## Buzzer
module Buzzer #(parameter isSim = 1,parameter isAHB = 0) (input wire clk,rst_n,
              output wire[31:0] BDMAC_RDATA,
              output wire       BDMAC_READYOUT,
              output wire[1:0]  BDMAC_RESP,
              input wire        BDMAC_SEL,
			  input wire        BDMAC_READY,
              input wire[31:0]  BDMAC_ADDR,
              input wire[1:0]   BDMAC_TRANS,
              input wire        BDMAC_WRITE,
              input wire[31:0]  BDMAC_WDATA,
              output wire[31:0] SBDMA_HADDR,
              output wire[1:0]  SBDMA_HTRANS,
              output wire       SBDMA_HWRITE,
              input wire[31:0]  SBDMA_HRDATA,
              input wire        SBDMA_HREADY,
              output wire[31:0] BBDMA_HADDR,
              output wire[1:0]  BBDMA_HTRANS,
              output wire       BBDMA_HWRITE,
              input wire[31:0]  BBDMA_HRDATA,
              input wire        BBDMA_HREADY,
              output wire PWM);
Size: roughly 380 flip-flops, about 240 I/O pins, ~21000 sq um of cells after synthesis.
clock: 14.4 ns
lec_check: 0
cap_margin: 20
core_margin: 2
core_utilization: 17
slew_margin: 20
run.sh (not shown) runs the stock make flow with config.mk's settings and CLKGATE_MAP_FILE=.
==> next run, changes <==
- CORE_UTILIZATION: 17 -> 40
- clock period: 14.4 -> 4.76 ns (I/O delays scaled with it)
What happened: The changed run completed with no timing, DRC or antenna violations. Die area decreases by 57%. Sequential cell count stays the same. Total power is higher to 3.0 times its value. Routed wire length came out lower by 12%. Clock skew drops by 0.018 ns. Area after synthesis stays the same. Core utilization rose by 27 points.
==> next run, changes <==
- CORE_UTILIZATION: 40 -> 56
- clock period: 4.76 -> 4.42 ns (I/O delays scaled with it)
After rerunning: The new run finished with timing, DRC and antenna clean; count of clock-buffer cells in the layout went up by 5; routed wire length falls by 4.5%; utilization is higher by 18 points; via count is higher by 0.69%; total power climbs by about 4.6%.
==> next run, changes <==
- CORE_UTILIZATION: 56 -> 40
- clock period: 4.42 -> 10.0 ns (I/O delays scaled with it)
Outcome:
- wire length rose by 3.8%
- final cell count rose by 5.4%
- synthesized cell count stays the same
- sequential share of layout area fell by 0.24 points
==> next run, changes <==
- CORE_UTILIZATION: 40 -> 66
- CTS_CLUSTER_SIZE: not set -> 42
- clock period: 10.0 -> 3.3 ns (I/O delays scaled with it)
Now the flow finished but failed the layout checks on negative setup slack; via count rises by 14%; cell count falls by 5.0%; design area rises by 3.2%; sequential share of layout area falls by 1.1 points; die size falls by 39%.

* * *

== alpha ==
Buzzer again, from the RTL that the note above started with.
==> flow/design.v (excerpt) <==
module Buzzer #(parameter isSim = 1,parameter isAHB = 0) (input wire clk,rst_n,
              output wire[31:0] BDMAC_RDATA,
              output wire       BDMAC_READYOUT,
              output wire[1:0]  BDMAC_RESP,
              input wire        BDMAC_SEL,
			  input wire        BDMAC_READY,
              input wire[31:0]  BDMAC_ADDR,
              input wire[1:0]   BDMAC_TRANS,
              input wire        BDMAC_WRITE,
              input wire[31:0]  BDMAC_WDATA,
              output wire[31:0] SBDMA_HADDR,
              output wire[1:0]  SBDMA_HTRANS,
              output wire       SBDMA_HWRITE,
              input wire[31:0]  SBDMA_HRDATA,
              input wire        SBDMA_HREADY,
              output wire[31:0] BBDMA_HADDR,
              output wire[1:0]  BBDMA_HTRANS,
              output wire       BBDMA_HWRITE,
              input wire[31:0]  BBDMA_HRDATA,
              input wire        BBDMA_HREADY,
              output wire PWM);
	wire[31:0] BRstAddr,SRstAddr;
	wire[1:0] SPri;
	wire isCyl,BisPlaying,Bstop,SisPlaying;
	wire ref_BGM,ref_Sound;
	APB_BDMAC APB_BDMAC(
		.clk              (clk),
		.rst_n            (rst_n),
		.PWRITE           (BDMAC_WRITE),
		.PSEL             (BDMAC_SEL),
		.Bref             (ref_BGM),
		.Sref             (ref_Sound),
		.PENABLE          (BDMAC_TRANS[0]),
		.PWRDATA          (BDMAC_WDATA),
		.PADDR            (BDMAC_ADDR),
		.PRDDATA          (BDMAC_RDATA),
		.BRstAddr         (BRstAddr),
		.SRstAddr         (SRstAddr),
  ...
Settings: LEC_CHECK=0, ABC_AREA=0, CAP_MARGIN=20, CELL_PAD_IN_SITES_GLOBAL_PLACEMENT=0, CORE_MARGIN=2, CORE_UTILIZATION=69, CTS_CLUSTER_SIZE=36, GPL_TIMING_DRIVEN=1, HOLD_SLACK_MARGIN=0.05, MAX_ROUTING_LAYER=met4, SLEW_MARGIN=15; clock period 2.72 ns.
alpha: GRT-0232 in global routing (5_1_grt) -> run aborted
Inputs modified between alpha and beta:
- CELL_PAD_IN_SITES_GLOBAL_PLACEMENT no longer set, was 0
- CORE_UTILIZATION now 59, was 69
- CTS_CLUSTER_SIZE no longer set, was 36
- GPL_TIMING_DRIVEN no longer set, was 1
- SLEW_MARGIN now 20, was 15
- MAX_ROUTING_LAYER no longer set, was met4
- HOLD_SLACK_MARGIN no longer set, was 0.05
- ABC_AREA no longer set, was 0
- the clock period (ns, I/O delays scaled along) now 4.76, was 2.72
beta completed end to end with timing, DRC and antenna clean.
Post-placement worst setup slack delta for beta relative to alpha: 1.38 ns higher
Against alpha, beta reports a height of the die that is higher.
Looking at chip footprint across beta and alpha, the one that comes out lower is alpha.
beta vs alpha: total number of placement rows up in beta
The following lists how gamma was set up differently from beta:
- CTS_CLUSTER_SIZE: unset -> 35
- HOLD_SLACK_MARGIN: unset -> -0.09
- CORE_UTILIZATION: 59 -> 68
- the clock period (ns, I/O delays scaled along): 4.76 -> 2.81
==> results <==
Lower area of the core region was reported by gamma, not beta. The log for gamma ends in global routing (5_1_grt) with error GRT-0232, so the run never completed. Per the comparison of gamma with beta, post-placement worst setup slack has decreased, last weighted congestion value of the routability-driven placer has increased, height of the chip has decreased. Note that the die width recorded for beta amounts to 1.07 times the value seen in gamma.

* * *

before:
Buzzer again, from the RTL that the note above started with.
Settings: LEC_CHECK=0, CAP_MARGIN=20, CORE_MARGIN=2, CORE_UTILIZATION=58, SETUP_SLACK_MARGIN=1.25, SLEW_MARGIN=20; clock period 6.61 ns.
The inputs of after differ from those of before as listed below.
Settings: SETUP_SLACK_MARGIN changed from 1.25 to 0.88; CORE_UTILIZATION changed from 58 to 66; CTS_CLUSTER_SIZE newly set to 42; the clock period (ns, I/O delays scaled along) changed from 6.61 to 2.96.
Findings:
- Looking at the reports, before completed the entire flow and the layout it produced met the timing, DRC and antenna checks.
- Tool error GRT-0232 stopped after during global routing (5_1_grt); no final results.
- before has lower estimated wirelength of the detail-placed design than after.
- Delta (after minus before): core outline area went down, tally of buffers added on design ports did not really move.
Power figures rest on the tool's default switching activity, not on a simulated workload.
